--- flow/run.sh ---
#!/bin/bash
# the make line also repeats each setting of config.mk as NAME=value (left out here)
make -C /OpenROAD-flow-scripts/flow DESIGN_CONFIG=/design/flow/config.mk WORK_HOME=/design/flow/orfs CLKGATE_MAP_FILE= finish
--- flow/config.mk ---
export PLATFORM = sky130hd
export DESIGN_NAME = CPU
export DESIGN_NICKNAME = CPU
export VERILOG_FILES = /design/flow/design.v
export SDC_FILE = /design/flow/constraint.sdc
export NUM_CORES = 4
export LEC_CHECK = 0
export ABC_AREA = 1
export CAP_MARGIN = 40
export CELL_PAD_IN_SITES_DETAIL_PLACEMENT = 1
export CELL_PAD_IN_SITES_GLOBAL_PLACEMENT = 1
export CORE_ASPECT_RATIO = 1.28
export CORE_MARGIN = 6
export CORE_UTILIZATION = 40
export CTS_CLUSTER_DIAMETER = 59
export GPL_TIMING_DRIVEN = 0
export PLACE_DENSITY = 0.6
export SLEW_MARGIN = 5
export TNS_END_PERCENT = 55
--- flow/constraint.sdc ---
create_clock -name core_clock -period 12.9 [get_ports {clk}]
set_input_delay 2.5800 -clock core_clock [delete_from_list [all_inputs] [get_ports {clk}]]
set_output_delay 2.5800 -clock core_clock [all_outputs]
set_load 0.01 [all_outputs]
--- flow/design.v ---
`timescale 1ns / 1ps
module CPU(result,pc_value,r0_value,rf_we,instr,rst, clk);
input clk;
input rst;
input [15:0] instr;
output [15:0] result;
output [15:0] pc_value;
output [15:0] r0_value;
output rf_we;
wire [15:0] r0;
wire [15:0]out_ireg;
wire [3:0]out_idec_to_addrRdest;
wire [3:0]out_idec_to_addrRsrc;
wire [2:0]out_idec_to_alu_select;
wire [3:0]out_immHigh_idec;
wire out_wr_en_idec;
wire out_arith_mux_select0_idec;
wire out_arith_mux_select1_idec;
wire [15:0]out_arith_mux_to_alu_input;
wire [15:0] out_rfRsrc_to_arith_mux;
wire [15:0] out_imm_sign_extended_to_arith_mux;
wire [15:0] out_imm_zero_extended_to_arith_mux;
wire [15:0]out_rfRdest_to_alu;
wire [15:0] out_alu_to_mux;
wire C,V,N,Z;
wire [15:0] out_muxload;
wire select_mux_load;
wire select_mux_mov;
wire [15:0] out_left_shifted_to_muxload_in;
wire [15:0] out_ram_to_muxload_in;
wire ram_en;
wire [15:0]out_pc;
assign pc_value = out_pc;
assign r0_value = r0;
assign rf_we = out_wr_en_idec;
wire [2:0]select_mux_which_load;
wire [15:0] out_mov_mux;
wire [15:0] out_mux_to_rf;
assign result = out_mux_to_rf;
wire [15:0] out_shifter_to_select_mux_which_load;
wire [15:0] out_mux_to_shifter_in;
wire select_which_to_shift;
wire branch;
wire jump;
wire [15:0] bj_value;
wire select_br_or_jump;
wire [15:0] out_psr;
wire [15:0]input_psr;
assign input_psr[0] = C;
assign input_psr[1] = V;
assign input_psr[2] = N;
assign input_psr[3] = Z;
assign input_psr[15:4] = 12'b0;
inde dec(ram_en, select_br_or_jump, branch, jump, select_which_to_shift, select_mux_mov, select_mux_load,select_mux_which_load,out_immHigh_idec,out_idec_to_addrRdest, out_idec_to_addrRsrc, out_idec_to_alu_select, out_wr_en_idec,out_arith_mux_select1_idec, out_arith_mux_select0_idec, out_ireg, out_psr[3:0]);
reg16 inst_reg(rst, clk, instr, out_ireg);
reg16 psr(rst, clk, input_psr, out_psr);
multiplexer_4_1 arith_mux(out_arith_mux_to_alu_input, out_rfRsrc_to_arith_mux, out_imm_sign_extended_to_arith_mux, out_imm_zero_extended_to_arith_mux, 16'b0, out_arith_mux_select1_idec, out_arith_mux_select0_idec);
Sign_Ex_Test sign_extended(out_idec_to_addrRsrc, out_immHigh_idec, out_imm_sign_extended_to_arith_mux, out_left_shifted_to_muxload_in, out_imm_zero_extended_to_arith_mux);
ALU alu(out_alu_to_mux,C,V,N,Z,out_rfRdest_to_alu,out_arith_mux_to_alu_input,out_idec_to_alu_select);
reg_file	reg_file16(rst, clk, out_wr_en_idec, out_idec_to_addrRdest, out_idec_to_addrRsrc,out_idec_to_addrRdest, out_mux_to_rf,out_rfRdest_to_alu, out_rfRsrc_to_arith_mux, r0);
multiplexer_2_1 muxload(out_muxload, out_ram_to_muxload_in,out_left_shifted_to_muxload_in , select_mux_load);
multiplexer_8_1	which_to_load_wdat_mux(out_mux_to_rf, out_alu_to_mux, out_muxload, out_mov_mux, out_shifter_to_select_mux_which_load, out_pc, 16'b1111111111111111, 16'b1111111111111111, 16'b1111111111111111, select_mux_which_load);
multiplexer_2_1 mux_mov(out_mov_mux, out_rfRsrc_to_arith_mux,out_imm_zero_extended_to_arith_mux , select_mux_mov);
multiplexer_2_1 mux_which_shift(out_mux_to_shifter_in, out_rfRsrc_to_arith_mux,out_imm_sign_extended_to_arith_mux , select_which_to_shift);
shifter shift(out_shifter_to_select_mux_which_load, out_rfRdest_to_alu, out_mux_to_shifter_in);
PC pc(clk,rst, branch, jump,bj_value, out_pc);
multiplexer_2_1 mux_brach(bj_value, out_rfRsrc_to_arith_mux, out_imm_sign_extended_to_arith_mux , select_br_or_jump);
spblockram_data ram(clk, ram_en, out_idec_to_addrRsrc, out_rfRdest_to_alu, out_ram_to_muxload_in);
endmodule
module PC(clock,rst, branch, jump,bj_value, count);
	 input clock;
	 input branch;
	 input jump;
	 input rst;
	 input [15:0]bj_value;
	 reg [15:0] new_count;  
	 output [15:0] count;  
	assign count = new_count;
	 always @(posedge rst or posedge clock) begin
	 if(rst)
	 begin
	 new_count <= 0;
	 end
	 else if(branch)
	 begin
	 new_count <= new_count + bj_value;	 
	 end
	 else if(jump)
	 begin
	 new_count <= bj_value;
	 end
	 else
	 begin
	 new_count <= new_count + 16'd1;
	 end  
    end
	 endmodule
module inde(ram_en, select_br_or_jump, branch, jump, select_which_to_shift,select_mux_mov,select_mux_load,select_mux_which_load,immHigh, rdest, rsrc, alu_out, wr_en,arith_mux_select1, arith_mux_select0, instruction, out_psr);
input [15:0] instruction;
output reg [2:0] alu_out;
output reg arith_mux_select0;
output reg arith_mux_select1;
output reg wr_en;
output reg ram_en;
output reg select_mux_load;
output reg select_mux_mov;
output reg select_which_to_shift;
output reg select_br_or_jump;
input  [3:0]out_psr;
output [3:0] rdest;
output [3:0] rsrc;
output [3:0] immHigh;
output reg [2:0]select_mux_which_load;
output reg branch;
output reg jump;
wire [3:0] op;
wire [3:0] rdest;
wire [3:0] op_ex ;
wire [3:0] rsrc ;
wire [3:0] immLow ;
assign op     = instruction[15:12];
assign rdest  = instruction[11:8];
assign op_ex  = instruction[7:4];
assign rsrc   = instruction[3:0];
assign immLow = instruction[3:0];
assign immHigh = instruction[7:4];
always @(*)
begin
	branch<=1'b0;
	jump<=1'b0;
	wr_en<=1'b0;
	ram_en<=1'b0;
	select_mux_load<=1'b0;
	select_mux_mov<=1'b0;
	select_which_to_shift<=1'b0;
	select_br_or_jump<=1'b0;
	select_mux_which_load<=3'b000;
	arith_mux_select0<=1'b0;
	arith_mux_select1<=1'b0;
	alu_out<=3'b000;
	if(op == 4'b0000)
	begin
	branch<=1'b0;
	jump<=1'b0;
	if(op_ex == 4'b1101)
	begin
	wr_en <= 1;
	select_mux_which_load <= 3'b010;
	select_mux_mov<=0;	 
	end
	else if(op_ex == 4'b1011)
	begin
	wr_en <= 0;
	select_mux_which_load <= 3'b000;
	arith_mux_select0 <= 1'b0;				 
	arith_mux_select1 <= 1'b0;	
	alu_out <= 3'b100;	 
	end
	else
	begin
	wr_en <= 1;
	select_mux_which_load <= 3'b000;
	arith_mux_select0 <= 1'b0;				 
	arith_mux_select1 <= 1'b0;	
	case(op_ex)
				4'b0101:alu_out <= 3'b000;	 
				4'b1001:alu_out <= 3'b001;	 
				4'b0001:alu_out <= 3'b010;	 
				4'b0010:alu_out <= 3'b011;	 
				4'b0011:alu_out <= 3'b100;	 
	endcase
	end
	end
	else if(op == 4'b0100)
	begin
	if (op_ex==4'b0000)
	begin
	branch<=1'b0;
	jump<=1'b0;
	wr_en <= 1; 
	select_mux_which_load <= 3'b001;
	select_mux_load<=0;	 
	ram_en <= 0;
	end	
	else if(op_ex == 4'b0100)	 
	begin
	branch<=1'b0;
	jump<=1'b0;
	wr_en <= 0; 
	ram_en <= 1;
	end
	else if (op_ex==4'b1100)
	begin
	if(rdest == 4'b0000)	 
	begin
	if(out_psr[3] == 1'b1)
	begin
	branch<=1'b0;
	jump<=1'b1;
	select_br_or_jump <= 1'b0;
	end
	else
	begin
	branch<=1'b0;
	jump<=1'b0;
	end
	end
	else if(rdest == 4'b0001)	 
	begin
	if(out_psr[3] == 1'b1)
	begin
	branch<=1'b0;
	jump<=1'b0;
	end
	else
	begin		
	branch<=1'b0;
	jump<=1'b1;
	select_br_or_jump <= 1'b0;
	end
	end
	end
	else if(op_ex==4'b1000)
	begin
	select_mux_which_load <= 3'b100; 
	wr_en <= 1;
	select_br_or_jump <= 1'b0;	
	branch<=1'b0;
	jump<=1'b1;
	end
	end
	else if(op == 4'b1111)
	begin
	branch<=1'b0;
	jump<=1'b0;
	wr_en <= 1;
	select_mux_which_load <= 3'b001;
	select_mux_load<=1;  
	ram_en <= 0;
	end
	else if(op == 4'b1101)
	begin
	branch<=1'b0;
	jump<=1'b0;
	wr_en <= 1;
	select_mux_which_load <= 3'b010;
	select_mux_mov<=1;  
	end
	else if(op == 4'b1000)
	begin
	if (op_ex==4'b0100)
	begin
	branch<=1'b0;
	jump<=1'b0;
	wr_en <= 1; 
	select_mux_which_load <= 3'b011;
	select_which_to_shift <= 0;	 
	end	
	else if (op_ex==4'b0000)
	begin
	branch<=1'b0;
	jump<=1'b0;
	wr_en <= 1; 
	select_mux_which_load <= 3'b011;
	select_which_to_shift <= 1;	 
	end	
	else if (op_ex==4'b0001)
	begin
	branch<=1'b0;
	jump<=1'b0;
	wr_en <= 1; 
	select_mux_which_load <= 3'b011;
	select_which_to_shift <= 1;	 
	end	
	end
	else if(op == 4'b1100)	 
	begin 
	if(rdest == 4'b0000)	 
	begin
	if(out_psr[3] == 1'b1)
	begin
	wr_en<= 1'b0;
	select_br_or_jump <= 1'b1;
	branch<=1'b1;
	jump<=1'b0;
	end
	else
	begin
	branch<=1'b0;
	jump<=1'b0;
	end
	end
	else if(rdest == 4'b0001)	 
	begin
	if(out_psr[3] == 1'b1)
	begin
	branch<=1'b0;
	jump<=1'b0;
	end
	else
	begin		
	select_br_or_jump <= 1'b1;
	branch<=1'b1;
	jump<=1'b0;
	end
	end
	end
	else if(op == 4'b0101)
	begin
	branch<=1'b0;
	jump<=1'b0;
	select_mux_which_load <= 3'b000;
	wr_en <= 1;
	arith_mux_select0 <= 1'b1;					 
	arith_mux_select1 <= 1'b0;	
	alu_out <= 3'b000;	 
	end
	else if(op == 4'b1001)
	begin
	branch<=1'b0;
	jump<=1'b0;
	select_mux_which_load <= 3'b000;
	wr_en <= 1;
	arith_mux_select0 <= 1'b1;					 
	arith_mux_select1 <= 1'b0;	
	alu_out <= 3'b001;	 
	end
	else if(op == 4'b1011)
	begin
	branch<=1'b0;
	jump<=1'b0;
	select_mux_which_load <= 3'b000;
	wr_en <= 0;
	arith_mux_select0 <= 1'b1;					 
	arith_mux_select1 <= 1'b0;		
	alu_out <= 3'b100;	 
	end
	else if(op == 4'b0001)
	begin
	branch<=1'b0;
	jump<=1'b0;
	select_mux_which_load <= 3'b000;
	wr_en <= 1;
	arith_mux_select0 <= 1'b0;					 
	arith_mux_select1 <= 1'b1;					 
	alu_out <= 3'b010;	 
	end
	else if(op == 4'b0010)
	begin
	branch<=1'b0;
	jump<=1'b0;
	select_mux_which_load <= 3'b000;
	wr_en <= 1;
	arith_mux_select0 <= 1'b0;					 
	arith_mux_select1 <= 1'b1;	
	alu_out <= 3'b011;	 
	end
	else if(op == 4'b0011)
	begin
	branch<=1'b0;
	jump<=1'b0;
	select_mux_which_load <= 3'b000;
	wr_en <= 1;
	arith_mux_select0 <= 1'b0;					 
	arith_mux_select1 <= 1'b1;		
	alu_out <= 3'b100;	 
	end
end
endmodule
module shifter(shifted_result, shifting_value, amount_of_shift);
input [15:0]amount_of_shift;
input [15:0]shifting_value;
output reg [15:0]shifted_result;
wire [3:0]amount ;
assign amount = amount_of_shift[3:0];
always @ (amount_of_shift or shifting_value)
begin
if(amount_of_shift[4] == 0)
begin
shifted_result <= shifting_value << amount;
end
else
begin
shifted_result <= shifting_value >> amount;
end
end
endmodule
module Sign_Ex_Test(immLow, immHigh, imm_sign_extended,left_shifted_value,zero_extended_value);
   output [15:0] imm_sign_extended;  
	output [15:0] left_shifted_value;
	output [15:0] zero_extended_value;
   input [3:0] immLow ;
	input [3:0] immHigh;
	wire [7:0]a;
	assign a = {immHigh,immLow};
	assign imm_sign_extended ={{8{a[7]}}, a};
	assign left_shifted_value={a, 8'b00000000};
	assign zero_extended_value={8'b00000000, a};
endmodule
module ALU(Y,C,V,N,Z,A,B,Op);
    output [15:0] Y;
    output C;  
    output N;  
    output V;  
    output Z;  
    input [15:0] A;
    input [15:0] B;
    input [2:0] Op;
    wire  [15:0] 	 AS, And, Or, Xor, Not, Xnor;
    wire 	 s; 
    wire 	 Vas;
    wire 	 Cas;
   carry_select_adder_subtractor addsub(AS, Cas, Vas, A, B, Op[0]);       
   andop aluand(And, A, B);                                               
   orop aluor(Or, A, B);                                                  
   xorop aluxor(Xor, A, B);                                               
   notop alunot(Not, A);                                                  
   xnorop aluxnor(Xnor, A, B);                                            
multiplexer_8_1 muxy(Y, AS, AS, And, Or, Xor, Not, Xnor, 16'b0, Op);  
   nor(s, Op[1], Op[2]);    
   and(C, Cas, s);
   and(V, Vas, s);
   and(N, Y[15], s);        
   zero z(Z, Y);            
endmodule
module andop(Y, A, B);
   output [15:0] Y;   
   input [15:0]  A;   
   input [15:0]  B;   
   and(Y[0], A[0], B[0]);
   and(Y[1], A[1], B[1]);
   and(Y[2], A[2], B[2]);
   and(Y[3], A[3], B[3]);
   and(Y[4], A[4], B[4]);
   and(Y[5], A[5], B[5]);
   and(Y[6], A[6], B[6]);
   and(Y[7], A[7], B[7]);
   and(Y[8], A[8], B[8]);
   and(Y[9], A[9], B[9]);
   and(Y[10], A[10], B[10]);
   and(Y[11], A[11], B[11]);
   and(Y[12], A[12], B[12]);
   and(Y[13], A[13], B[13]);
   and(Y[14], A[14], B[14]);
   and(Y[15], A[15], B[15]);
endmodule
module orop(Y, A, B);
   output [15:0] Y;  
   input [15:0]  A;  
   input [15:0]  B;  
   or(Y[0], A[0], B[0]);
   or(Y[1], A[1], B[1]);
   or(Y[2], A[2], B[2]);
   or(Y[3], A[3], B[3]);
   or(Y[4], A[4], B[4]);
   or(Y[5], A[5], B[5]);
   or(Y[6], A[6], B[6]);
   or(Y[7], A[7], B[7]);
   or(Y[8], A[8], B[8]);
   or(Y[9], A[9], B[9]);
   or(Y[10], A[10], B[10]);
   or(Y[11], A[11], B[11]);
   or(Y[12], A[12], B[12]);
   or(Y[13], A[13], B[13]);
   or(Y[14], A[14], B[14]);
   or(Y[15], A[15], B[15]);
endmodule
module xorop(Y, A, B);
   output [15:0] Y;  
   input [15:0]  A;  
   input [15:0]  B;  
   xor(Y[0], A[0], B[0]);
   xor(Y[1], A[1], B[1]);
   xor(Y[2], A[2], B[2]);
   xor(Y[3], A[3], B[3]);
   xor(Y[4], A[4], B[4]);
   xor(Y[5], A[5], B[5]);
   xor(Y[6], A[6], B[6]);
   xor(Y[7], A[7], B[7]);
   xor(Y[8], A[8], B[8]);
   xor(Y[9], A[9], B[9]);
   xor(Y[10], A[10], B[10]);
   xor(Y[11], A[11], B[11]);
   xor(Y[12], A[12], B[12]);
   xor(Y[13], A[13], B[13]);
   xor(Y[14], A[14], B[14]);
   xor(Y[15], A[15], B[15]);
endmodule
module notop(Y, A);
   output [15:0] Y;  
   input [15:0]  A;  
   not(Y[0], A[0]);
   not(Y[1], A[1]);
   not(Y[2], A[2]);
   not(Y[3], A[3]);
   not(Y[4], A[4]);
   not(Y[5], A[5]);
   not(Y[6], A[6]);
   not(Y[7], A[7]);
   not(Y[8], A[8]);
   not(Y[9], A[9]);
   not(Y[10], A[10]);
   not(Y[11], A[11]);
   not(Y[12], A[12]);
   not(Y[13], A[13]);
   not(Y[14], A[14]);
   not(Y[15], A[15]);
endmodule
module xnorop(Y, A, B);
   output [15:0] Y;  
   input [15:0]  A;  
   input [15:0]  B;  
   xnor(Y[0], A[0], B[0]);
   xnor(Y[1], A[1], B[1]);
   xnor(Y[2], A[2], B[2]);
   xnor(Y[3], A[3], B[3]);
   xnor(Y[4], A[4], B[4]);
   xnor(Y[5], A[5], B[5]);
   xnor(Y[6], A[6], B[6]);
   xnor(Y[7], A[7], B[7]);
   xnor(Y[8], A[8], B[8]);
   xnor(Y[9], A[9], B[9]);
   xnor(Y[10], A[10], B[10]);
   xnor(Y[11], A[11], B[11]);
   xnor(Y[12], A[12], B[12]);
   xnor(Y[13], A[13], B[13]);
   xnor(Y[14], A[14], B[14]);
   xnor(Y[15], A[15], B[15]);
endmodule
module zero(Z, A);
   output Z;         
   input [15:0]  A;  
   wire [15:0] 	 Y;  
   xnor(Y[0], A[0], 1'b0);
   xnor(Y[1], A[1], 1'b0);
   xnor(Y[2], A[2], 1'b0);
   xnor(Y[3], A[3], 1'b0);
   xnor(Y[4], A[4], 1'b0);
   xnor(Y[5], A[5], 1'b0);
   xnor(Y[6], A[6], 1'b0);
   xnor(Y[7], A[7], 1'b0);
   xnor(Y[8], A[8], 1'b0);
   xnor(Y[9], A[9], 1'b0);
   xnor(Y[10], A[10], 1'b0);
   xnor(Y[11], A[11], 1'b0);
   xnor(Y[12], A[12], 1'b0);
   xnor(Y[13], A[13], 1'b0);
   xnor(Y[14], A[14], 1'b0);
   xnor(Y[15], A[15], 1'b0);
   and(Z, Y[0], Y[1], Y[2], Y[3], Y[4],
       Y[5], Y[6], Y[7], Y[8],
       Y[9], Y[10], Y[11], Y[12],
       Y[13], Y[14], Y[15]);
endmodule
module carry_select_adder_subtractor(S, C, V, A, B, Op);
   output [15:0] S;    
   output 	 C;    
   output 	 V;    
   input [15:0]  A;    
   input [15:0]  B;    
   input 	 Op;   
   wire 	 C15;  
   wire [15:0] 	 Bx;
   xor(Bx[0], B[0], Op);
   xor(Bx[1], B[1], Op);
   xor(Bx[2], B[2], Op);
   xor(Bx[3], B[3], Op);
   xor(Bx[4], B[4], Op);
   xor(Bx[5], B[5], Op);
   xor(Bx[6], B[6], Op);
   xor(Bx[7], B[7], Op);
   xor(Bx[8], B[8], Op);
   xor(Bx[9], B[9], Op);
   xor(Bx[10], B[10], Op);
   xor(Bx[11], B[11], Op);
   xor(Bx[12], B[12], Op);
   xor(Bx[13], B[13], Op);
   xor(Bx[14], B[14], Op);
   xor(Bx[15], B[15], Op);
   xor(C, C15, Op);             
   carry_select_adder csa(S, C15, V, A, Bx, Op);   
endmodule
module carry_select_adder(S, C, V, A, B, Cin);
   output [15:0] S;    
   output 	 C;    
   output 	 V;    
   input [15:0]  A;    
   input [15:0]  B;    
   input 	 Cin;  
   wire [3:0] 	S1_0;    
   wire [3:0] 	S1_1;    
   wire [3:0] 	S2_0;    
   wire [3:0] 	S2_1;    
   wire [3:0] 	S3_0;    
   wire [3:0] 	S3_1;    
   wire 	C1_0;    
   wire 	C1_1;    
   wire 	C2_0;    
   wire 	C2_1;    
   wire 	C3_0;    
   wire 	C3_1;    
   wire 	C0;      
   wire 	C1;      
   wire 	C2;      
   wire         V0;      
   wire 	V1_0;    
   wire 	V1_1;    
   wire 	V2_0;    
   wire 	V2_1;    
   wire 	V3_0;    
   wire 	V3_1;    
   ripple_carry_adder rc_nibble_0(S[3:0], C0, V0, A[3:0], B[3:0], Cin);               
   ripple_carry_adder rc_nibble_1_carry_0(S1_0, C1_0, V1_0, A[7:4], B[7:4], 1'b0);       
   ripple_carry_adder rc_nibble_1_carry_1(S1_1, C1_1, V1_1, A[7:4], B[7:4], 1'b1);       
   ripple_carry_adder rc_nibble_2_carry_0(S2_0, C2_0, V2_0, A[11:8], B[11:8], 1'b0);     
   ripple_carry_adder rc_nibble_2_carry_1(S2_1, C2_1, V2_1, A[11:8], B[11:8], 1'b1);     
   ripple_carry_adder rc_nibble_3_carry_0(S3_0, C3_0, V3_0, A[15:12], B[15:12], 1'b0);   
   ripple_carry_adder rc_nibble_3_carry_1(S3_1, C3_1, V3_1, A[15:12], B[15:12], 1'b1);   
   multiplexer_2_1 #(1) muxc1(C1, C1_0, C1_1, C0);  
   multiplexer_2_1 #(1) muxc2(C2, C2_0, C2_1, C1);  
   multiplexer_2_1 #(1) muxc(C, C3_0, C3_1, C2);    
   multiplexer_2_1 #(1) muxv(V, V3_0, V3_1, C2);    
   multiplexer_2_1 #(4) muxs1(S[7:4], S1_0, S1_1, C0);     
   multiplexer_2_1 #(4) muxs2(S[11:8], S2_0, S2_1, C1);    
   multiplexer_2_1 #(4) muxs3(S[15:12], S3_0, S3_1, C2);   
endmodule
module ripple_carry_adder(S, C, V, A, B, Cin);
   output [3:0] S;    
   output 	C;    
   output       V;    
   input [3:0] 	A;    
   input [3:0] 	B;    
   input 	Cin;  
   wire 	C0;  
   wire 	C1;  
   wire 	C2;  
   full_adder fa0(S[0], C0, A[0], B[0], Cin);     
   full_adder fa1(S[1], C1, A[1], B[1], C0);
   full_adder fa2(S[2], C2, A[2], B[2], C1);
   full_adder fa3(S[3], C, A[3], B[3], C2);     
   xor(V, C, C2);   
endmodule
module full_adder(S, Cout, A, B, Cin);
   output S;
   output Cout;
   input  A;
   input  B;
   input  Cin;
   wire   w1;
   wire   w2;
   wire   w3;
   wire   w4;
   xor(w1, A, B);
   xor(S, Cin, w1);
   and(w2, A, B);   
   and(w3, A, Cin);
   and(w4, B, Cin);   
   or(Cout, w2, w3, w4);
endmodule
module multiplexer_2_1(X, A0, A1,S);
   parameter WIDTH=16;      
   output [WIDTH-1:0] X;    
   input [WIDTH-1:0]  A1;   
   input [WIDTH-1:0]  A0;   
   input 	      S;   
   assign X = (S == 1'b0) ? A0 : A1;
endmodule
module multiplexer_4_1(X, A0, A1, A2, A3, S1, S0);
   parameter WIDTH=16;      
   output [WIDTH-1:0] X;    
   input [WIDTH-1:0]  A3;   
   input [WIDTH-1:0]  A2;   
   input [WIDTH-1:0]  A1;   
   input [WIDTH-1:0]  A0;   
   input 	      S0;   
   input 	      S1;   
   assign X = (S1 == 0 
	       ? (S0 == 0 
		  ? A0        
		  : A1)       
	       : (S0 == 0 
		  ? A2        
		  : A3));     
endmodule
module multiplexer_8_1(X, A0, A1, A2, A3, A4, A5, A6, A7, S);
   parameter WIDTH=16;      
   output [WIDTH-1:0] X;    
   input [WIDTH-1:0]  A7;   
   input [WIDTH-1:0]  A6;   
   input [WIDTH-1:0]  A5;   
   input [WIDTH-1:0]  A4;   
   input [WIDTH-1:0]  A3;   
   input [WIDTH-1:0]  A2;   
   input [WIDTH-1:0]  A1;   
   input [WIDTH-1:0]  A0;   
   input [2:0]	      S;   
   assign X = (S[2] == 0 
	       ? (S[1] == 0 
		  ? (S[0] == 0 
		     ? A0        
		     : A1)       
		  : (S[0] == 0 
		     ? A2        
		     : A3))      
	       : (S[1] == 0 
		  ? (S[0] == 0 
		     ? A4        
		     : A5)       
		  : (S[0] == 0 
		     ? A6        
		     : A7)));    
endmodule
module reg_file(rst, clk, wr_en, rd0_addr, rd1_addr,wr_addr, wr_data,rd0_data, rd1_data, r0);
			input rst;
            input clk;
            input wr_en;
            input [3:0] rd0_addr;
            input [3:0] rd1_addr;
            input [3:0] wr_addr;
            input [15:0] wr_data;
            output [15:0] rd0_data;
            output [15:0] rd1_data;
			output [15:0] r0;
    reg [15:0] mem [15:0];
    integer i;
	 assign rd0_data = mem[rd0_addr];
	assign rd1_data = mem[rd1_addr];
	assign r0 = mem[0];
    always @(posedge rst or posedge clk)
    begin
        if (rst) begin
            for (i=0; i<16; i=i+1)
                mem[i] <= 0;
        end
        else if (wr_en) begin
            mem[wr_addr] <= wr_data;
        end
    end
endmodule
module reg16 (reset, CLK, D, Q);
input reset;
input CLK;
input [15:0] D;
output [15:0] Q;
reg [15:0] Q;
always @(posedge reset or posedge CLK)
if (reset)
Q <= 0;
else
Q <= D;
endmodule
module spblockram_data (clk, we, a, di, dout);		 
input clk;
input we;
input [3:0] a;
input [15:0] di;
output [15:0] dout;
reg [15:0] RAM[15:0];
always @(posedge clk) begin
if (we == 1'b1)
RAM[a] <= di;
end
assign dout = RAM[a];
endmodule
==> results of run 1 <==
[metrics by stage]
step / cells / hold slack, ns
after CTS: 4870 / 0.485
final: 4873 / 0.487
after global routing: 4871 / 0.498
after detailed placement: 4761 / 0.468
after global placement: 4689 / 0.465
after floorplan: 3646 / 0.449
[area by class of cell]
class                   instances  area [µm²]  area share
diodes                          2        5.00    0.000142
plain buffers                 174         951      0.0270
clock buffers                  70        1530      0.0433
clock inverters                39         454      0.0129
inverters                     294        1120      0.0319
multi-input cells            2633       13500       0.382
flip-flops and latches        545       14900       0.423
well taps                     977        1220      0.0347
repair buffers                139        1580      0.0449
[metal layers]
layer / share of wire / global-route usage
met1: 0.37 / 0.433
met5: 0.00049 / 0
met4: 0.086 / 0.247
met3: 0.074 / 0.0585
met2: 0.47 / 0.628
==> ci_impl_report.md, run 1 <==
## Synthesis and layout report

| Metric | Value |
|---|---|
| Area Overhead vs Synth | 15.9% |
| Status | timing/DRC/antenna clean |
| Cell count of the worst reg-to-reg path | 24 |
| Critical R2R Capture | psr.Q[3] |
| Detailed-router iteration count before antenna repair | 5 |
| Post-route cell area | 0.0352 mm² |
| CP Capture Type | primary output |
| Final setup fails | 0 |
| CTS sink count | between 500 and 600 |
| Row count | 113 |
| Clk slew on worst S/H paths | 0.07 ns |
| Async set or reset register ratio after synthesis | 0.530 |
| DRT iter0 DRCs | 2954 |
| Post-Route Utilization | 0.472 |
| Crit-path max cell delay | 0.83 ns |
| Simple Share, Synth | 0.262 |
| Worst Skew | 0.0650 ns |
| Setup bufs post-CTS | 0 |
| Clock Path Buffers | 3 |
| Clock-net power | 1.78 mW |
| Mux share | 0.000329 |
| Via/cell ratio | 6.23 |
| Crit path depth | 25 |
| Psw | 3.25 mW |
| WL/cell | 32.7 µm |
| Area leader, netlist | edfxtp_1 |
| Hold path depth | 2 |
| FILL cells | 8884 |
| Slew margin rel. | 0.313 |
| Remaining DRCs | 0 |
| RSZ-0062 raised after global routing | false |
| Internal power | around 4.2 mW |
| Post-synthesis sequential area ratio | 0.491 |
| Worst Path Arrival | 8.27 ns |
| F_max | roughly 92 MHz |
| Logic pwr share | 0.403 |
| Cycle use final | 0.841 |
| R2r setup slk | around 5.5 ns |
| Root buffer cell | clkbuf_16 |
| Die y size | 324 µm |
| Max-slew violations | 0 |
| CP Max Fanout | 10 |
| Clock power frac | 0.238 |
| Initial Util | 0.407 |
| Worst setup margin | 2.05 ns |
| Area fraction in compound gates | 0.143 |
| Worst path slowest cell | o22ai_1 |
| Later-pin clock latency in the skew report | a little under 0.7 ns |
| Pwr Density | roughly 210 mW/mm² |
| R2R Path Start | inst_reg.Q[10] |
| Initial antenna violation count | 7 |
| Gpl congestion | 1.03 |
| Max power group | combinational cells |
| Top cells by instance count after synthesis | nand2_1 (1112), nand3_1 (388), dfrtp_1 (289) |
| Slew @ Worst Pin | approximately 1.0 ns |
| Total wire length | 159000 µm |
| # nets final | just under 4000 |
| Main synth FF type | dfrtp_1 |
| Setup TNS | 0 ns |
| Max IR drop VDD | 151 µV |
| Vias in the first global route | between 30000 and 40000 |
| Average size of a mapped cell | 8.34 µm² |
| Crit path max-delay family | buffers and inverters |
| Sequential power | 2.67 mW |
| CP Capture Point | result[12] |
| Cell mode on critical path | nand2_1 |
| Post-synth EDFFs | around 260 |
| I/O pin count | 67 |
| First-pass GRT wire length | 224000 µm |
| Total track usage | 0.369 |
| Hold EP | reg_file16.mem[14][15] |
| Number of cell instances after yosys synthesis | 3646 |
| Largest net degree at the start of global routing | 107 |
| Hold_buf cts | 0 |
| Deepest level of the CTS H-tree | 2 |
| Area leader share | 0.253 |
| Combinational power | 3.01 mW |
| Placed cell area | around 0.033 mm² |
| Post-DP HPWL | 119000 µm |
| Yosys cell types | around 70 |
| Number of buffers created by CTS | 58 |
| Width of the die | 256 µm |
| Worst min path class | flip-flop to flip-flop |
| Max-cap violation count | 0 |
| Core region area | around 0.075 mm² |
| Total die size | slightly above 0.08 mm² |
| Final Power | 7.46 mW |
| Sw Ratio | 0.436 |
| LEAKAGE | 15.4 nW |
| Cells after Synth | 3646 |
| Adders+Majority by Area | 0.0281 |
| Final hold vios | 0 |
| Post-Syn Area | roughly 0.030 mm² |
| Top cells by area | edfxtp_1 (25%), dfrtp_1 (24%), nand2_1 (14%) |
| Pre-CTS setup slack | between 3 and 4 ns |
| Syn nets | roughly 3700 |
| CP Launch Type | flip-flop |
| Crit. Startpoint | inst_reg.Q[10] |
| Register bit count reported by yosys | 545 |
| Hold path start | reg_file16.mem[14][15] |
| Synth Warn # | 7 |
| Buf/Inv on CP | 7 |
| Most frequent cell after synthesis | nand2_1 |
| Post-CTS sizing | 0 |
| Via Count | between 30000 and 40000 |
| Antenna Nets Post-Route | 0 |
| Yosys Chip Area | 0.0304 mm² |
| Dominant comb cell | simple AND/OR/NAND/NOR gates |
| CTS tree | yes |
| Critical Path RT | 10.32 ns |
| Count of tool warnings | around 50 |
| Port bufs | 66 |
| Final min period | 10.85 ns |
| Xor/xnor share of the synthesized area | 0.00749 |
| Sequential share of power | 0.359 |
| Critical setup path kind | flip-flop to primary output |
| GRT Residual Overflow | 0 |
==> run 2, diff against run 1 <==
Settings changed: ABC_AREA 1 to default, CAP_MARGIN 40 to 20, CELL_PAD_IN_SITES_DETAIL_PLACEMENT 1 to default, CELL_PAD_IN_SITES_GLOBAL_PLACEMENT 1 to default, CORE_ASPECT_RATIO 1.28 to default, CORE_MARGIN 6 to 2, CORE_UTILIZATION 40 to 56, CTS_CLUSTER_DIAMETER 59 to 28, CTS_CLUSTER_SIZE from default to 57, GPL_TIMING_DRIVEN 0 to default, HOLD_SLACK_MARGIN from default to 0.25, PLACE_DENSITY 0.6 to default, SETUP_SLACK_MARGIN from default to 1.16, SLEW_MARGIN 5 to 0, TNS_END_PERCENT 55 to 95.
Clock period 12.9 ns to 7.16 ns, I/O delays scaled along.
==> run 2 against run 1 <==
Now fails the layout checks on negative setup slack. Global-route usage grew 12 points. Final area up 18%. Clock power grew to 3.2 times the previous value. First-iteration DRC count increased by 85%. Die size fell by 29%. Final cell count down 12%. Sequential power rose by 94%. Wire length is 6.5% lower. Clock skew grew 0.013 ns. Core utilization grew 27 points.
==> ci_impl_report.md, run 2 <==
## Synthesis and layout report

| Metric | Value |
|---|---|
| R2r setup slk | -0.31 ns |
| Pwr Density | 420 mW/mm² |
| CP Launch Type | flip-flop |
| Post-Route Utilization | 0.738 |
| Buf/Inv on CP | 8 |
| Internal power | 10.7 mW |
| Remaining DRCs | 0 |
| Layout Check Fails | negative setup slack |
| Final min period | 7.60 ns |
| Clock Path Buffers | 3 |
| Clk slew on worst S/H paths | 0.05 ns |
| Crit. Startpoint | inst_reg.Q[0] |
| Crit path depth | 25 |
| Later-pin clock latency in the skew report | 0.71 ns |
| CTS sink count | 545 |
| Number of cell instances after yosys synthesis | 3033 |
| Number of buffers created by CTS | 113 |
| Antenna Nets Post-Route | 0 |
| Core region area | 0.0562 mm² |
| Root buffer cell | clkbuf_16 |
| Largest net degree at the start of global routing | 149 |
| Total track usage | 0.491 |
| Post-synthesis sequential area ratio | 0.470 |
| Slew margin rel. | 0.111 |
| Sw Ratio | 0.386 |
| Count of tool warnings | 61 |
| Mux share | 0.0962 |
| LEAKAGE | approximately 17 nW |
| Slew @ Worst Pin | 1.32 ns |
| CP Capture Type | primary output |
| Logic pwr share | 0.375 |
| Hold_buf cts | 0 |
| Post-synth EDFFs | 256 |
| Post-Syn Area | 0.0317 mm² |
| Max IR drop VDD | 343 µV |
| Async set or reset register ratio after synthesis | 0.530 |
| Area Overhead vs Synth | 30.6% |
| # nets final | 3498 |
| Register bit count reported by yosys | 545 |
| Cycle use final | 1.06 |
| Top cells by instance count after synthesis | nand2_1 (346), dfrtp_1 (289), o21ai_0 (258) |
| Yosys Chip Area | 0.0317 mm² |
| Cells after Synth | 3033 |
| Final hold vios | 0 |
| Area leader share | 0.242 |
| Sequential power | 5.19 mW |
| Via Count | 31432 |
| Pre-CTS setup slack | -0.228 ns |
| RSZ-0062 raised after global routing | true |
| Dominant comb cell | AND-OR/OR-AND gates |
| Syn nets | 3117 |
| Clock-net power | between 5 and 6 mW |
| FILL cells | 3686 |
| Status | finished with violations |
| Max power group | combinational cells |
| R2R Path Start | inst_reg.Q[0] |
| Max-cap violation count | 0 |
| Critical R2R Capture | psr.Q[3] |
| Adders+Majority by Area | 0.0270 |
| DRT iter0 DRCs | 5466 |
| Total die size | 0.0586 mm² |
| Final setup fails | 12 |
| Psw | 6.71 mW |
| Xor/xnor share of the synthesized area | 0.0138 |
| Initial antenna violation count | 6 |
| Setup TNS | -3.90 ns |
| First-pass GRT wire length | 208000 µm |
| CTS tree | yes |
| CP Capture Point | result[11] |
| Gpl congestion | 1.09 |
| Via/cell ratio | 7.34 |
| Combinational power | 6.53 mW |
| Worst Path Arrival | roughly 6 ns |
| Worst path slowest cell | dfrtp_4 |
| I/O pin count | about 67 |
| Total wire length | 149000 µm |
| Average size of a mapped cell | 10.5 µm² |
| Deepest level of the CTS H-tree | 3 |
| Crit-path max cell delay | 0.52 ns |
| Area leader, netlist | edfxtp_1 |
| Yosys cell types | 117 |
| Area fraction in compound gates | 0.199 |
| Hold EP | reg_file16.mem[13][4] |
| Width of the die | between 200 and 250 µm |
| Initial Util | 0.565 |
| Worst Skew | 0.0777 ns |
| Sequential share of power | 0.298 |
| Die y size | 242 µm |
| Worst setup margin | -0.438 ns |
| Most frequent cell after synthesis | nand2_1 |
| WL/cell | roughly 35 µm |
| Synth Warn # | 7 |
| Crit path max-delay family | AND-OR/OR-AND gates |
| Row count | 87 |
| Hold path start | reg_file16.mem[13][4] |
| Critical Path RT | 5.73 ns |
| Simple Share, Synth | 0.148 |
| Cell count of the worst reg-to-reg path | 45 |
| Port bufs | 66 |
| CP Max Fanout | 6 |
| Detailed-router iteration count before antenna repair | 10 |
| Main synth FF type | dfrtp_1 |
| Hold WS | 0.508 ns |
| F_max | about 130 MHz |
| Top cells by area | edfxtp_1 (24%), dfrtp_1 (23%), mux4_2 (5.8%) |
| Max-slew violations | 0 |
| Worst min path class | flip-flop to flip-flop |
| Clock power frac | 0.326 |
| Hold path depth | 2 |
| Critical setup path kind | flip-flop to primary output |
| GRT Residual Overflow | 0 |
| Post-DP HPWL | ~94000 µm |
| Vias in the first global route | 29575 |
## run 2: per-stage QoR
step / area, µm² / std cells / total power, mW
finish: 41400 / 4280 / 17.4
global route: 41400 / 4270 / 17.9
CTS: 40500 / 4227 / 16.6
detailed placement: 34600 / 3900 / 10.2
global placement: 34400 / 3893 / 10.1
floorplan: 31900 / 3033 / 7.85
## run 2: layer usage
layer,GRT usage,routed length [µm]
met5,0,13
met4,0.316,13000
met3,0.205,23500
met2,0.681,60300
met1,0.633,52300
## run 2: area by class of cell
class	count	area [µm²]	area share
inverter	73	288	0.00695
clock buffer	140	3120	0.0753
tap	756	946	0.0228
clock inverter	75	1030	0.0249
antenna	10	25.0	0.000604
sequential	545	14900	0.361
multi-input combinational	2195	16500	0.398
timing repair buffer	486	4570	0.110
## run 2: what timing repair did
| action | 4_1_cts | 5_1_grt |
|---|---|---|
| gates resized | 234 | 110 |
| endpoints found under the setup margin | 36 | 73 |
| pin swaps | 68 | 67 |
| buffers inserted | 104 | 33 |
| cloned | 8 | 1 |
==> run 3, diff against run 2 <==
Settings changed: ABC_AREA from default to 0, CAP_MARGIN 20 to 5, CELL_PAD_IN_SITES_DETAIL_PLACEMENT from default to 0, CELL_PAD_IN_SITES_GLOBAL_PLACEMENT from default to 0, CORE_ASPECT_RATIO from default to 0.5, CTS_CLUSTER_DIAMETER 28 to 354, CTS_CLUSTER_SIZE 57 to default, GPL_ROUTABILITY_DRIVEN from default to 1, HOLD_SLACK_MARGIN 0.25 to 0.01, PLACE_DENSITY_LB_ADDON from default to 0.23, SETUP_SLACK_MARGIN 1.16 to default, SLEW_MARGIN 0 to 40, TNS_END_PERCENT 95 to 35.
Clock period 7.16 ns to 5.13 ns, I/O delays scaled along.
==> run 3 against run 2 <==
The layout still fails its checks (negative setup slack). Non-clock buffer count up 387. Sequential power up 31%. Die size grew 0.20%. Setup slack worse by 1.6 ns. Sequential cell count did not move. Final area rose by 1.4%. Register-to-register slack got worse by 0.68 ns. Critical path type unchanged. Critical endpoint is now result[14]. Highest routed layer unchanged.
==> ci_impl_report.md, run 3 <==
## Synthesis and layout report

| Metric | Value |
|---|---|
| Status | finished with violations |
| Layout Check Fails | negative setup slack |
| Average size of a mapped cell | 10.5 µm² |
| Hold path depth | 2 |
| FILL cells | 3637 |
| Internal power | roughly 13 mW |
| Width of the die | 341 µm |
| Max IR drop VDD | 383 µV |
| Synth Warn # | 7 |
| CP Capture Point | result[14] |
| WL/cell | approximately 33 µm |
| Area leader, netlist | edfxtp_1 |
| Mux share | 0.0962 |
| Total wire length | 148000 µm |
| Buf/Inv on CP | 7 |
| Slew margin rel. | 0.392 |
| Remaining DRCs | 0 |
| Crit. Startpoint | inst_reg.Q[0] |
| Clk slew on worst S/H paths | 0.07 ns |
| Post-synth EDFFs | 256 |
| Worst min path class | flip-flop to flip-flop |
| Post-Syn Area | ~0.032 mm² |
| CTS sink count | 545 |
| Count of tool warnings | 50 |
| Area Overhead vs Synth | 32.5% |
| Combinational power | ~11 mW |
| CP Launch Type | flip-flop |
| Worst Path Arrival | 6.15 ns |
| Clock Path Buffers | 3 |
| Clock power frac | 0.181 |
| Logic pwr share | 0.513 |
| Critical R2R Capture | psr.Q[3] |
| Core region area | 0.0558 mm² |
| F_max | 139 MHz |
| Initial antenna violation count | 4 |
| Comb area | 0.0167 mm² |
| CP Capture Type | primary output |
| Crit-path max cell delay | 0.66 ns |
| R2R Path Start | inst_reg.Q[2] |
| I/O pin count | 67 |
| Register Area | 0.0149 mm² |
| R2r setup slk | -0.99 ns |
| Max-slew violations | 0 |
| Hold EP | reg_file16.mem[1][2] |
| Gpl congestion | around 1.1 |
| Area leader share | 0.242 |
| Top cells by instance count after synthesis | nand2_1 (346), dfrtp_1 (289), o21ai_0 (258) |
| Number of cell instances after yosys synthesis | 3033 |
| Final min period | 7.17 ns |
| Max power group | combinational cells |
| Area fraction in compound gates | 0.199 |
| Post-synthesis sequential area ratio | 0.470 |
| Total track usage | 0.499 |
| Later-pin clock latency in the skew report | 0.64 ns |
| Syn nets | 3117 |
| Deepest level of the CTS H-tree | 2 |
| Yosys cell types | 117 |
| CTS tree | yes |
| Detailed-router iteration count before antenna repair | 8 |
| GRT Residual Overflow | 0 |
| # nets final | ~3800 |
| Hold WS | 0.523 ns |
| Port bufs | 66 |
| Dominant comb cell | AND-OR/OR-AND gates |
| Hold path start | reg_file16.mem[1][2] |
| Worst setup margin | -2.04 ns |
| LEAKAGE | 17.2 nW |
| Pwr Density | 527 mW/mm² |
| Yosys Chip Area | 0.0317 mm² |
| Psw | 8.97 mW |
| Post-DP HPWL | 100000 µm |
| Sequential share of power | 0.306 |
| Die y size | 172 µm |
| Critical setup path kind | flip-flop to primary output |
| First-pass GRT wire length | between 200000 and 250000 µm |
| Worst Skew | 0.0304 ns |
| Total die size | 0.0587 mm² |
| Cycle use final | 1.40 |
| Worst path slowest cell | nor2_1 |
| DRT iter0 DRCs | approximately 5600 |
| Most frequent cell after synthesis | nand2_1 |
| CP Max Fanout | 24 |
| Crit path depth | 22 |
| Critical Path RT | 4.10 ns |
| Cell count of the worst reg-to-reg path | 27 |
| Top cells by area | edfxtp_1 (24%), dfrtp_1 (23%), mux4_2 (5.8%) |
| Initial Util | 0.569 |
| Clock-net power | ~4 mW |
| Register bit count reported by yosys | 545 |
| Vias in the first global route | 30625 |
| Placed cell area | 0.0379 mm² |
| Simple Share, Synth | 0.148 |
| Root buffer cell | clkbuf_16 |
| Pre-CTS setup slack | -2.31 ns |
| Via/cell ratio | 7.06 |
| Number of buffers created by CTS | around 50 |
| Main synth FF type | dfrtp_1 |
| RSZ-0062 raised after global routing | true |
| Via Count | 32039 |
| Slew @ Worst Pin | 0.908 ns |
| Worst-path cell chain | buf_6 > buf_6 > mux2i_2 > nor2_1 > o22ai_1 > buf_4 > and3_1 > or3_1 > and2_1 > ha_1 > nor2_1 > nand3_1 > mux2i_1 > nor2_1 > a2111oi_4 > buf_4 > buf_6 > nor4_2 > nand4b_1 > a31oi_4 > inv_1 > buf_2 |
| Sw Ratio | 0.405 |
| Largest net degree at the start of global routing | 139 |
| Final setup fails | 178 |
| Row count | 61 |
| Antenna Nets Post-Route | 0 |
| Cells after Synth | roughly 3000 |
| Adders+Majority by Area | 0.0270 |
| Sequential power | 6.78 mW |
| Crit path max-delay family | simple AND/OR/NAND/NOR gates |
| Setup TNS | -103.52 ns |
| Xor/xnor share of the synthesized area | 0.0138 |
| Async set or reset register ratio after synthesis | 0.530 |
| Max-cap violation count | 0 |
| Post-route cell area | ~0.042 mm² |
| Final hold vios | 0 |
==> run 3: final cells by class <==
| class | count | area share |
|---|---|---|
| Multi-Input combinational cell | 2195 | 0.397 |
| Sequential cell | 545 | 0.355 |
| Timing Repair Buffer | 873 | 0.179 |
| Clock buffer | 61 | 0.0312 |
| Tap cell | 756 | 0.0225 |
| Clock inverter | 32 | 0.00831 |
| Inverter | 73 | 0.00688 |
| Antenna cell | 1 | 0.0000595 |
==> run 3: stage by stage <==
stage / power, mW / cells / util
after floorplan: 10.8 / 3033 / -
final: 22.1 / 4536 / 0.753
after CTS: 21.1 / 4530 / 0.743
after global routing: 22.8 / 4535 / 0.753
after detailed placement: 15.8 / 4356 / 0.679
after global placement: 15.6 / 4355 / 0.678
==> run 3: what timing repair did <==
item / in CTS / in global routing
hold buffers: 0 / 0
endpoints found under the setup margin: 209 / 215
setup buffers: 81 / 22
cloned: 5 / 0
pin swaps: 91 / 55
resized: 411 / 156
==> run 3: per-layer routing <==
layer  GRT usage  up-vias  share of wire
met1       0.628    15301           0.35
met3       0.208      856           0.16
met5           0        -         0.0011
met4       0.296        6          0.079
li1            -    12869              -
met2       0.722     3007           0.41
==> run 4, diff against run 3 <==
Settings changed: ABC_AREA 0 to 1, CAP_MARGIN 5 to 20, CELL_PAD_IN_SITES_DETAIL_PLACEMENT 0 to default, CELL_PAD_IN_SITES_GLOBAL_PLACEMENT 0 to 3, CORE_ASPECT_RATIO 0.5 to 0.9, CORE_UTILIZATION 56 to 49, CTS_CLUSTER_DIAMETER 354 to default, CTS_CLUSTER_SIZE from default to 100, GPL_ROUTABILITY_DRIVEN 1 to default, GPL_TIMING_DRIVEN from default to 1, HOLD_SLACK_MARGIN 0.01 to default, MAX_ROUTING_LAYER from default to met5, MIN_ROUTING_LAYER from default to met2, PLACE_DENSITY_LB_ADDON 0.23 to 0.05, SLEW_MARGIN 40 to 5, TNS_END_PERCENT 35 to default.
Clock period 5.13 ns to 8.31 ns, I/O delays scaled along.
==> run 4 against run 3 <==
The flow now stops in global placement without I/O. Area after synthesis is 4.2% lower. Synthesized cell count increased by 20%. Die size rose by 9.1%.
==> ci_impl_report.md, run 4 <==
### Yosys + OpenROAD results

| Metric | Value |
|---|---|
| Core region area | 0.0613 mm² |
| Main synth FF type | dfrtp_1 |
| Yosys Chip Area | just over 0.03 mm² |
| Cells after Synth | 3646 |
| Post-synthesis sequential area ratio | 0.491 |
| Tool error | [ERROR FLW-0024] Place density exceeds 1.0 (current PLACE_DENSITY_LB_ADDON =  0.05). Please check if the value of  PLACE_DENSITY_LB_ADDON is between 0 and 0.99. |
| Status | aborted with a tool error |
| Initial Util | 0.496 |
| Most frequent cell after synthesis | nand2_1 |
| Dominant comb cell | simple AND/OR/NAND/NOR gates |
| Top cells by instance count after synthesis | nand2_1 (1112), nand3_1 (388), dfrtp_1 (289) |
| Async set or reset register ratio after synthesis | 0.530 |
| Syn nets | between 3000 and 4000 |
| Area leader, netlist | edfxtp_1 |
| Number of cell instances after yosys synthesis | 3646 |
| Width of the die | 267 µm |
| Mux share | 0.000329 |
| Average size of a mapped cell | between 8 and 9 µm² |
| Register bit count reported by yosys | 545 |
| Die y size | ~240 µm |
| Total die size | 0.0641 mm² |
| Area fraction in compound gates | 0.143 |
| Adders+Majority by Area | 0.0281 |
| Yosys cell types | 70 |
| Top cells by area | edfxtp_1 (25%), dfrtp_1 (24%), nand2_1 (14%) |
| Row count | 86 |
| Fail Step | global placement without I/O |
| Xor/xnor share of the synthesized area | 0.00749 |
| Post-synth EDFFs | 256 |
| Simple Share, Synth | 0.262 |
| Post-Syn Area | ~0.030 mm² |
| Synth Warn # | 7 |
| Area leader share | 0.253 |
==> run 5, diff against run 4 <==
Settings changed: ABC_AREA 1 to 0, CAP_MARGIN 20 to 5, CELL_PAD_IN_SITES_DETAIL_PLACEMENT from default to 0, CELL_PAD_IN_SITES_GLOBAL_PLACEMENT 3 to 0, CORE_ASPECT_RATIO 0.9 to 0.5, CORE_UTILIZATION 49 to 56, CTS_CLUSTER_DIAMETER from default to 91, CTS_CLUSTER_SIZE 100 to default, GPL_ROUTABILITY_DRIVEN from default to 1, GPL_TIMING_DRIVEN 1 to default, HOLD_SLACK_MARGIN from default to 0.01, MAX_ROUTING_LAYER met5 to default, MIN_ROUTING_LAYER met2 to default, PLACE_DENSITY_LB_ADDON 0.05 to 0.23, SETUP_SLACK_MARGIN from default to 2.85, SLEW_MARGIN 5 to 40, TNS_END_PERCENT from default to 35.
Clock period 8.31 ns to 10.1 ns, I/O delays scaled along.
==> run 5 against run 4 <==
Die size down 8.4%. The run now finishes clean. Area after synthesis up 4.4%. Synthesized cell count down 17%.
==> ci_impl_report.md, run 5 <==
## Synthesis and layout report

| Metric | Value |
|---|---|
| Total track usage | 0.450 |
| Mux share | 0.0962 |
| Hold_buf cts | 0 |
| Port bufs | 66 |
| Slew margin rel. | 0.381 |
| # nets final | between 3000 and 4000 |
| Worst min path class | flip-flop to flip-flop |
| FILL cells | about 4300 |
| Xor/xnor share of the synthesized area | 0.0138 |
| Cells after Synth | 3033 |
| Average size of a mapped cell | 10.5 µm² |
| Area leader, netlist | edfxtp_1 |
| Clk slew on worst S/H paths | 0.07 ns |
| Critical R2R Capture | pc.new_count[15] |
| Largest net degree at the start of global routing | 109 |
| CP Capture Type | primary output |
| Total die size | 0.0587 mm² |
| Count of tool warnings | 51 |
| Root buffer cell | clkbuf_16 |
| Buf/Inv on CP | 5 |
| Crit. Startpoint | inst_reg.Q[8] |
| Max IR drop VDD | 270 µV |
| I/O pin count | 67 |
| Post-synth EDFFs | 256 |
| Max-cap violation count | 0 |
| GRT Residual Overflow | 0 |
| Crit path max-delay family | AND-OR/OR-AND gates |
| Critical setup path kind | flip-flop to primary output |
| Core region area | between 0.05 and 0.06 mm² |
| RSZ-0062 raised after global routing | true |
| R2R Path Start | inst_reg.Q[9] |
| Slew @ Worst Pin | 0.919 ns |
| Crit path depth | 19 |
| Die y size | 172 µm |
| CP Capture Point | result[5] |
| Final setup fails | 0 |
| Synth Warn # | 7 |
| Max-slew violations | 0 |
| First-pass GRT wire length | 190000 µm |
| Remaining DRCs | 0 |
| CTS sink count | about 550 |
| Syn nets | 3117 |
| Psw | 3.97 mW |
| Logic pwr share | 0.406 |
| Register Area | 0.0149 mm² |
| Worst path slowest cell | a221oi_2 |
| LEAKAGE | 14.1 nW |
| Row count | 61 |
| Crit-path max cell delay | 0.69 ns |
| Pwr Density | 259 mW/mm² |
| Critical Path RT | slightly above 8 ns |
| Vias in the first global route | 26682 |
| Width of the die | 341 µm |
| Post-Syn Area | 0.0317 mm² |
| Antenna Nets Post-Route | 0 |
| Max power group | combinational cells |
| Top cells by instance count after synthesis | nand2_1 (346), dfrtp_1 (289), o21ai_0 (258) |
| F_max | 121 MHz |
| Total wire length | 133000 µm |
| Clock Path Buffers | 3 |
| Area fraction in compound gates | 0.199 |
| Top cells by area | edfxtp_1 (24%), dfrtp_1 (23%), mux4_2 (5.8%) |
| Internal power | ~5.5 mW |
| Final hold vios | 0 |
| Clock-net power | 1.95 mW |
| CP Max Fanout | 10 |
| Hold path start | reg_file16.mem[5][4] |
| Combinational power | approximately 3.9 mW |
| Yosys Chip Area | 0.0317 mm² |
| Sequential power | 3.69 mW |
| Main synth FF type | dfrtp_1 |
| Via/cell ratio | 7.17 |
| Register bit count reported by yosys | ~550 |
| Status | timing/DRC/antenna clean |
| Comb area | 0.0160 mm² |
| Post-route cell area | ~0.037 mm² |
| WL/cell | ~34 µm |
| Deepest level of the CTS H-tree | 2 |
| Number of buffers created by CTS | 48 |
| CTS tree | yes |
| Placed cell area | 0.0335 mm² |
| Initial antenna violation count | 5 |
| Cycle use final | 0.820 |
| Setup TNS | 0 ns |
| CP Launch Type | flip-flop |
| Final min period | just over 8 ns |
| Post-synthesis sequential area ratio | 0.470 |
| Worst Skew | 0.0246 ns |
| Hold path depth | 2 |
| Gpl congestion | 1.08 |
| Sw Ratio | 0.418 |
| Worst-path cell chain | buf_12 > inv_1 > nor3_1 > o32a_2 > nand2_4 > o21ai_4 > fa_2 > fa_2 > fa_2 > a21oi_4 > buf_4 > xor2_1 > a21oi_1 > o21ai_0 > a22oi_1 > nor2_1 > a221oi_2 > inv_1 > clkdlybuf4s50_1 |
| Post-DP HPWL | 90300 µm |
| Number of cell instances after yosys synthesis | about 3000 |
| R2r setup slk | around 3.8 ns |
| Sequential share of power | 0.388 |
| Adders+Majority by Area | 0.0270 |
| Worst Path Arrival | 6.26 ns |
| Later-pin clock latency in the skew report | around 0.62 ns |
| Area leader share | 0.242 |
| Async set or reset register ratio after synthesis | 0.530 |
| Yosys cell types | 117 |
| Dominant comb cell | AND-OR/OR-AND gates |
| Cell mode on critical path | fa_2 |
| Clock power frac | 0.206 |
| Initial Util | 0.569 |
| Via Count | 28440 |
| DRT iter0 DRCs | 4483 |
| Detailed-router iteration count before antenna repair | 7 |
| Cell count of the worst reg-to-reg path | 20 |
| Simple Share, Synth | 0.148 |
| Hold EP | reg_file16.mem[5][4] |
| Most frequent cell after synthesis | nand2_1 |
| Area Overhead vs Synth | 15.5% |
-- run 5: metal layers --
layer,track usage,part of all wire
met1,0.623,0.40
met2,0.647,0.41
met3,0.154,0.14
met4,0.184,0.050
met5,0,0.000098
-- run 5: cell type report --
type | instances | area share
well taps | 756 | 0.0258
repair buffers | 308 | 0.0774
multi-input cells | 2195 | 0.437
clock inverters | 23 | 0.00768
clock buffers | 63 | 0.0363
flip-flops and latches | 545 | 0.408
inverters | 73 | 0.00765
diodes | 3 | 0.000205
-- run 5: stage by stage --
stage	power, mW	hold WS (ns)	std cells	utilization	worst slack (ns)
6_report	9.50	0.512	3966	0.657	1.82
5_1_grt	9.83	0.554	3964	0.657	1.73
4_1_cts	9.23	0.511	3946	0.651	1.97
3_5_place_dp	7.03	0.495	3781	0.600	1.10
3_3_place_gp	6.97	0.476	3777	0.598	1.16
2_1_floorplan	5.50	0.454	3033	-	2.04
-- run 5: timing repair --
item / 4_1_cts / 5_1_grt
gates cloned: 1 / 1
buffers inserted: 78 / 16
pin swaps: 39 / 18
endpoints found under the hold margin: 0 / 0
resized: 136 / 38
endpoints found under the setup margin: 16 / 16
==> run 6, diff against run 5 <==
Settings changed: CELL_PAD_IN_SITES_DETAIL_PLACEMENT 0 to 2, CELL_PAD_IN_SITES_GLOBAL_PLACEMENT 0 to 3, CORE_UTILIZATION 56 to 23, SETUP_SLACK_MARGIN 2.85 to -0.94.
Clock period 10.1 ns to 15.2 ns, I/O delays scaled along.
==> run 6 against run 5 <==
Largest power group is now registers. Die size grew 140%. Critical path depth grew 3. Clock-buffer cell count up 16. Critical path type unchanged. Global-route usage down 22 points. Still clean. Final cell count up 26%. Sequential power is 31% lower.
==> ci_impl_report.md, run 6 <==
## Synthesis and layout report

| Metric | Value |
|---|---|
| Status | timing/DRC/antenna clean |
| Syn nets | 3117 |
| Sequential share of power | 0.392 |
| Width of the die | 529 µm |
| Adders+Majority by Area | 0.0270 |
| R2r setup slk | 7.49 ns |
| Async set or reset register ratio after synthesis | 0.530 |
| F_max | between 80 and 90 MHz |
| Setup bufs post-CTS | 0 |
| Max power group | registers |
| Initial Util | 0.232 |
| Buf/Inv on CP | 3 |
| Clk slew on worst S/H paths | 0.07 ns |
| Final hold vios | 0 |
| Worst Skew | 0.0325 ns |
| Placed cell area | 0.0350 mm² |
| Core region area | around 0.14 mm² |
| Initial antenna violation count | 2 |
| Crit path depth | 22 |
| Post-route cell area | around 0.037 mm² |
| Slew margin rel. | 0.344 |
| I/O pin count | about 67 |
| Post-synthesis sequential area ratio | 0.470 |
| Worst setup margin | 3.52 ns |
| Met1 Usage GRT | 0.331 |
| Port bufs | 66 |
| Average size of a mapped cell | 10.5 µm² |
| Area Overhead vs Synth | 16.7% |
| Most frequent cell after synthesis | nand2_1 |
| Dominant comb cell | AND-OR/OR-AND gates |
| Gpl congestion | 0.924 |
| Crit path max-delay family | AND-OR/OR-AND gates |
| Pre-CTS setup slack | 4.17 ns |
| First-pass GRT wire length | 229000 µm |
| Clock-net power | between 1 and 1.5 mW |
| Hold EP | reg_file16.mem[9][5] |
| Remaining DRCs | 0 |
| R2R Path Start | inst_reg.Q[1] |
| Worst-path cell chain | buf_12 > nand2b_1 > a21oi_1 > nor4_1 > a31oi_1 > mux2_2 > nand2_1 > o21ai_0 > fa_1 > fa_1 > fa_1 > nor2_1 > a21oi_1 > a21oi_1 > nand3_2 > a2111oi_4 > a2111oi_4 > o31ai_1 > nand4b_1 > a31oi_4 > inv_1 > clkdlybuf4s50_1 |
| DRT iter0 DRCs | approximately 2400 |
| Number of buffers created by CTS | 58 |
| Count of tool warnings | 47 |
| Post-synth EDFFs | 256 |
| Top cells by instance count after synthesis | nand2_1 (346), dfrtp_1 (289), o21ai_0 (258) |
| CTS sink count | ~550 |
| LEAKAGE | approximately 14 nW |
| Setup TNS | 0 ns |
| Cells after Synth | 3033 |
| Max IR drop VDD | 87.7 µV |
| Worst Path Arrival | 8.64 ns |
| Deepest level of the CTS H-tree | 2 |
| RSZ-0062 raised after global routing | false |
| CP Capture Point | result[14] |
| Via Count | 27113 |
| GRT met2 Usage | 0.358 |
| Area leader, netlist | edfxtp_1 |
| Number of inserted diodes | 0 |
| Pwr Density | ~170 mW/mm² |
| Area fraction in compound gates | 0.199 |
| Post-DP HPWL | 121000 µm |
| Psw | approximately 2.8 mW |
| FILL cells | 14940 |
| Critical setup path kind | flip-flop to primary output |
| Hold path depth | 2 |
| Detailed-router iteration count before antenna repair | 6 |
| Final min period | 11.68 ns |
| Max-slew violations | 0 |
| Later-pin clock latency in the skew report | 0.68 ns |
| Top cells by area | edfxtp_1 (24%), dfrtp_1 (23%), mux4_2 (5.8%) |
| Internal power | about 3.7 mW |
| Clock power frac | 0.230 |
| Worst min path class | flip-flop to flip-flop |
| Logic pwr share | 0.378 |
| Cell count of the worst reg-to-reg path | 21 |
| Number of cell instances after yosys synthesis | between 3000 and 4000 |
| Root buffer cell | clkbuf_16 |
| Critical Path RT | around 12 ns |
| Hold_buf cts | 0 |
| CP Launch Type | flip-flop |
| Slew @ Worst Pin | roughly 1 ns |
| Register bit count reported by yosys | 545 |
| Synth Warn # | 7 |
| Largest net degree at the start of global routing | approximately 100 |
| CP Capture Type | primary output |
| Main synth FF type | dfrtp_1 |
| Total wire length | 163000 µm |
| Row count | 96 |
| Xor/xnor share of the synthesized area | 0.0138 |
| Clock Path Buffers | 3 |
| CTS tree | yes |
| Simple Share, Synth | 0.148 |
| Area leader share | 0.242 |
| Vias in the first global route | 27711 |
| Crit. Startpoint | inst_reg.Q[1] |
| Critical R2R Capture | reg_file16.mem[2][14] |
| WL/cell | 32.8 µm |
| Final setup fails | 0 |
| Hold path start | reg_file16.mem[9][5] |
| Die y size | 267 µm |
| Via/cell ratio | approximately 5.4 |
| Post-Syn Area | 0.0317 mm² |
| CP Max Fanout | 100 |
| Combinational power | 2.44 mW |
| Yosys Chip Area | 0.0317 mm² |
| GRT Residual Overflow | 0 |
| Sequential power | 2.53 mW |
| Max-cap violation count | 0 |
| GRT busiest layer | met2 |
| Worst path slowest cell | dfrtp_4 |
| Yosys cell types | 117 |
| Antenna Nets Post-Route | 0 |
| # nets final | approximately 3200 |
| Cycle use final | 0.769 |
| Total die size | 0.141 mm² |
| Met3 Use GR | 0.0292 |
| Post-CTS sizing | 0 |
| Mux share | 0.0962 |
| Total track usage | 0.229 |
| Crit-path max cell delay | between 0.9 and 1 ns |
| Sw Ratio | 0.434 |
-- run 6: cell type report --
cell class                      count  area [µm²]  share of cell area
Inverter                           73         287             0.00774
Clock inverter                     29         305             0.00825
Timing Repair Buffer              195        1860              0.0502
Sequential cell                   545       14900               0.404
Clock buffer                       79        1630              0.0441
Multi-Input combinational cell   2195       15700               0.423
Tap cell                         1862        2330              0.0629
-- run 6: routing by layer --
metal	part of all wire	vias to the layer above	wire, µm
met3	0.053	172	8570
li1	-	11519	-
met1	0.48	14559	77800
met4	0.026	0	4170
met5	0	-	0
met2	0.44	863	72500
-- run 6: metrics by stage --
step	cells	power, mW	hold slack [ns]	util
global route	4978	6.79	0.565	0.270
global placement	4854	4.93	0.491	0.253
finish	4978	6.45	0.528	0.270
detailed placement	4870	4.98	0.512	0.256
CTS	4978	6.50	0.528	0.270
floorplan	3033	3.65	0.454	-
Power and IR drop assume default switching activity.
